## run 1
// tpumac
module tpumac
 #(parameter BITS_AB=8,
   parameter BITS_C=16)
  (
   input clk, rst_n, WrEn, en,
   input signed [BITS_AB-1:0] Ain,
   input signed [BITS_AB-1:0] Bin,
   input signed [BITS_C-1:0] Cin,
   output reg signed [BITS_AB-1:0] Aout,
   output reg signed [BITS_AB-1:0] Bout,
   output reg signed [BITS_C-1:0] Cout
  );
make LEC_CHECK=0 CAP_MARGIN=20 CELL_PAD_IN_SITES_GLOBAL_PLACEMENT=1 CORE_MARGIN=2 CORE_UTILIZATION=30 CTS_CLUSTER_DIAMETER=246 PLACE_DENSITY=0.77 SLEW_MARGIN=20 finish   # period 3.67 ns
run.sh (not shown) runs the stock make flow with config.mk's settings and CLKGATE_MAP_FILE=.
Nothing crashed in run 1 and all stages finished; the problem is that the final layout failed, the offending checks being setup timing.
The following lists how run 2 was set up differently from run 1:
Settings: changing CORE_UTILIZATION from 30 to 40; removing CELL_PAD_IN_SITES_GLOBAL_PLACEMENT (formerly 1); removing PLACE_DENSITY (formerly 0.77); removing CTS_CLUSTER_DIAMETER (formerly 246); changing the clock period (ns, I/O delays scaled along) from 3.67 to 5.2.
Notes after the runs:
In summary, run 2 completed successfully, with a layout that passed the timing, DRC and antenna checks. Against run 1, run 2 comes in 5 higher on instance count on the critical path. After detailed routing, run 1 needs more wire than run 2.
Inputs modified between run 2 and run 3:
Settings: CTS_CLUSTER_DIAMETER: unset -> 394; SETUP_SLACK_MARGIN: unset -> -0.22; CTS_CLUSTER_SIZE: unset -> 99.
Notes after the runs:
Against run 2, total met3 wirelength after detailed routing in run 3 rose by a little under 10%. Final hold slack: run 3 vs run 2, no meaningful difference. Run 2 and run 3 ended up with roughly the same wire length. The final report for run 3 shows a completed flow and a layout that fails verification, specifically setup timing. Run 3 against run 2: post-route fraction of the period consumed by the critical path saw an increase; data arrival time at the worst-slack endpoint shows an increase of 0.21 ns.
Modified inputs, run 4 compared to run 3
Settings: setting PLACE_DENSITY_LB_ADDON to 0.12 for the first time; removing CTS_CLUSTER_SIZE (formerly 99); removing CTS_CLUSTER_DIAMETER (formerly 394); changing SETUP_SLACK_MARGIN from -0.22 to -0.26; changing CORE_UTILIZATION from 40 to 62.
No crash in run 4: every stage finished, but the layout fails its final checks due to setup timing. Side by side, number of failing setup endpoints in the final timing report turned out higher in run 4 than in run 3. HPWL reported at the end of detailed placement went down slightly going from run 3 to run 4. | via count | run 4 vs run 3 | about 2.6% higher |. The height of the die of run 4 falls short of that of run 3 by 19%. Wire length on run 4 is behind run 3.

* * *

The RTL this note starts from:
==> flow/design.v <==
module tpumac
 #(parameter BITS_AB=8,
   parameter BITS_C=16)
  (
   input clk, rst_n, WrEn, en,
   input signed [BITS_AB-1:0] Ain,
   input signed [BITS_AB-1:0] Bin,
   input signed [BITS_C-1:0] Cin,
   output reg signed [BITS_AB-1:0] Aout,
   output reg signed [BITS_AB-1:0] Bout,
   output reg signed [BITS_C-1:0] Cout
  );
  reg signed [BITS_C-1:0] Mult;
  reg [BITS_C-1:0] Adder, CMux;
  assign Mult = Ain * Bin;
  assign Adder = Mult + Cout;
  assign CMux = WrEn ? Cin : Adder;
  always@(posedge clk, negedge rst_n) begin
	if (!rst_n) begin
		Aout <= '0;
		Bout <= '0;
		Cout <= '0;
	end
	else if (en) begin
		Aout <= Ain;
		Bout <= Bin;
		Cout <= CMux;
	end
  end
endmodule
export LEC_CHECK = 0
export ABC_AREA = 1
export CAP_MARGIN = 20
export CELL_PAD_IN_SITES_GLOBAL_PLACEMENT = 2
export CORE_ASPECT_RATIO = 0.52
export CORE_MARGIN = 10
export CORE_UTILIZATION = 40
export CTS_CLUSTER_DIAMETER = 124
export CTS_CLUSTER_SIZE = 34
export GPL_ROUTABILITY_DRIVEN = 0
export MIN_ROUTING_LAYER = met2
export PLACE_DENSITY_LB_ADDON = 0.15
export SETUP_SLACK_MARGIN = 0.23
export SLEW_MARGIN = 20
export TNS_END_PERCENT = 60
create_clock -name core_clock -period 6.01 [get_ports {clk}]
The starting point went through all stages and came out clean.
==> next run, changes <==
- CELL_PAD_IN_SITES_GLOBAL_PLACEMENT: 2 -> default
- CORE_ASPECT_RATIO: 0.52 -> default
- CORE_MARGIN: 10 -> 2
- CTS_CLUSTER_DIAMETER: 124 -> default
- CTS_CLUSTER_SIZE: 34 -> default
- MIN_ROUTING_LAYER: met2 -> default
- PLACE_DENSITY_LB_ADDON: 0.15 -> default
- SETUP_SLACK_MARGIN: 0.23 -> default
- TNS_END_PERCENT: 60 -> 65
- clock period: 6.01 -> 5.2 ns (I/O delays scaled with it)
Clock-buffer cell count came out lower by 1.
Register-to-register slack got worse by 0.77 ns.
Via count decreases by 28%.
Final area came out higher by 2.3%.
Core utilization came out higher by 0.50 points.
Synthesized cell count stays the same.
Worst hold slack is worse by 0.0036 ns.

* * *

Setup of zinc:
Starts from the design.v that is shown in full above.
Settings: LEC_CHECK=0, ABC_AREA=1, CAP_MARGIN=20, CORE_MARGIN=2, CORE_UTILIZATION=72, CTS_CLUSTER_DIAMETER=27, PLACE_DENSITY_LB_ADDON=0.19, SLEW_MARGIN=20; clock period 4.95 ns.
zinc did not finish; a tool error ended it in clock tree synthesis.
For quartz, these inputs were changed with respect to zinc:
- CORE_UTILIZATION now 65, was 72
- PLACE_DENSITY_LB_ADDON no longer set, was 0.19
- ABC_AREA no longer set, was 1
- the clock period (ns, I/O delays scaled along) now 5.2, was 4.95
==> comparison <==
- Every stage of the flow completed for quartz, and the final layout passed the timing, DRC and antenna checks.
- Looking at die width, quartz sits above zinc.
- Number of standard cells reported by yosys, quartz and zinc: lower on quartz
- Going from zinc to quartz, placed wire-length estimate after detailed placement shrinks by 4200 um.
- Summary — final weighted congestion of routability-driven global placement, quartz relative to zinc: lower, by 0.18.
- Between quartz and zinc, it is quartz whose cell area after synthesis is lower, by about 6.4%.
- On quartz: synthesized cell count is 159 lower than what zinc gave.

* * *

## indigo
// tpumac: RTL as listed in full above, without the edits since
clock: 5.2 ns
lec_check: 0
cap_margin: 20
core_margin: 2
core_utilization: 72
cts_cluster_diameter: 27
place_density_lb_addon: 0.27
slew_margin: 20
tns_end_percent: 5
Flow for indigo halted at global routing, error code GRT-0116.
diff inputs: indigo => cedar
diff --git a/flow/config.mk b/flow/config.mk
--- a/flow/config.mk
+++ b/flow/config.mk
@@ -10,5 +10,5 @@
 export CORE_UTILIZATION = 72
 export CTS_CLUSTER_DIAMETER = 27
+export CTS_CLUSTER_SIZE = 25
 export PLACE_DENSITY_LB_ADDON = 0.27
 export SLEW_MARGIN = 20
-export TNS_END_PERCENT = 5
Notes after the runs:
cedar: GRT-0116 in global routing -> run aborted
cedar vs. indigo: number of gates given a new drive strength after cts climbed 1, number of flip-flops and latches in the synthesized netlist has remained practically unchanged, synthesized chip area reported by yosys neither gained nor lost much.
Re number of flops mapped to enable cells by yosys: no difference whatsoever between indigo and cedar.
The parity-gate share of the synthesized area counting xor and xnor cells of cedar and that of indigo are within noise of each other.
Here is what was changed in the inputs of juniper compared with cedar.
diff --git a/flow/config.mk b/flow/config.mk
--- a/flow/config.mk
+++ b/flow/config.mk
@@ -8,7 +8,7 @@
 export CAP_MARGIN = 20
 export CORE_MARGIN = 2
-export CORE_UTILIZATION = 72
-export CTS_CLUSTER_DIAMETER = 27
-export CTS_CLUSTER_SIZE = 25
-export PLACE_DENSITY_LB_ADDON = 0.27
+export CORE_UTILIZATION = 40
+export CTS_CLUSTER_DIAMETER = 397
+export CTS_CLUSTER_SIZE = 97
+export SETUP_SLACK_MARGIN = -0.23
 export SLEW_MARGIN = 20
## What came out
- What the final checks of juniper revealed, after a flow that finished every stage, was a layout that fails on setup timing.
- Delta(chip footprint, juniper - cedar) > 0
- Number of buffers inserted to repair setup after CTS was higher in the run labelled cedar.
- Area after synthesis essentially unchanged between juniper and cedar.
> inputs changed (juniper -> tundra)
diff --git a/flow/config.mk b/flow/config.mk
--- a/flow/config.mk
+++ b/flow/config.mk
@@ -8,7 +8,7 @@
 export CAP_MARGIN = 20
 export CORE_MARGIN = 2
-export CORE_UTILIZATION = 40
-export CTS_CLUSTER_DIAMETER = 397
-export CTS_CLUSTER_SIZE = 97
-export SETUP_SLACK_MARGIN = -0.23
+export CORE_UTILIZATION = 72
+export CTS_CLUSTER_DIAMETER = 27
+export CTS_CLUSTER_SIZE = 25
+export PLACE_DENSITY_LB_ADDON = 0.25
 export SLEW_MARGIN = 20
==> results <==
Post-synth net total: juniper vs tundra identical. Between juniper and tundra, the flow reports post-DP HPWL increasing by more than a quarter. tundra against juniper: cell total after placement shrank by 10%; core utilization at floorplan grew by 34 points; basic-gate share of the synthesized area counting and, or, nand and nor cells held steady. In terms of instance count of the mapped netlist, juniper and tundra differ only marginally. On worst setup slack before clock tree synthesis, the lower figure sits with tundra, not juniper. tundra did not finish; the tool stopped in clock tree synthesis with error DPL-0033. Die: tundra smaller than juniper.
[inputs] violet vs tundra
diff --git a/flow/config.mk b/flow/config.mk
--- a/flow/config.mk
+++ b/flow/config.mk
@@ -8,7 +8,6 @@
 export CAP_MARGIN = 20
 export CORE_MARGIN = 2
-export CORE_UTILIZATION = 72
-export CTS_CLUSTER_DIAMETER = 27
-export CTS_CLUSTER_SIZE = 25
-export PLACE_DENSITY_LB_ADDON = 0.25
+export CORE_UTILIZATION = 40
+export PLACE_DENSITY_LB_ADDON = 0.06
+export SETUP_SLACK_MARGIN = -0.24
 export SLEW_MARGIN = 20
Notes after the runs:
Looking at area inside the core boundary, violet sits above tundra.
Count of standard-cell rows on violet is up relative to tundra.
Changes observed in violet relative to tundra: setup slack after placement now larger, final weighted congestion of routability-driven global placement now smaller, count of instantiated cells in the yosys netlist comparable.
From the logs: violet reached the end of the flow and failed the layout checks with setup timing.
As far as xor-xnor portion of the synthesized cell area goes, violet and tundra are indistinguishable; the numbers are identical.
Max horizontal die dimension across tundra and violet: violet
Taking tundra as 1.0, violet lands at 1.8 on overall chip area.
When the final numbers for tundra and violet were put side by side, the fraction of the core area occupied by cells at floorplan turned out to be smaller in violet.
From violet to tundra, synthesized cell count did not move at all.
Edits applied to the flow inputs when going from violet to pepper:
diff --git a/flow/config.mk b/flow/config.mk
--- a/flow/config.mk
+++ b/flow/config.mk
@@ -9,5 +9,6 @@
 export CORE_MARGIN = 2
 export CORE_UTILIZATION = 40
-export PLACE_DENSITY_LB_ADDON = 0.06
+export PLACE_DENSITY_LB_ADDON = 0.09
 export SETUP_SLACK_MARGIN = -0.24
 export SLEW_MARGIN = 20
+export TNS_END_PERCENT = 5
## What came out
- The higher setup slack of violet and pepper is in violet.
- Clock transition time at the flip-flop clock pins of the worst setup and hold paths of violet is on par with pepper.
- In pepper relative to violet, first-iteration DRC count had gone down by more than 10%.
- pepper ends up with lower final cell count than violet does.
- Re per-instance average area after synthesis: no difference whatsoever between violet and pepper.
- The layout from pepper, despite a flow that completed every stage, fails the layout checks, with the failing checks listed as setup timing.
- violet → pepper: utilization dropped 0.39 points, finished layout cell area fell 0.74%.
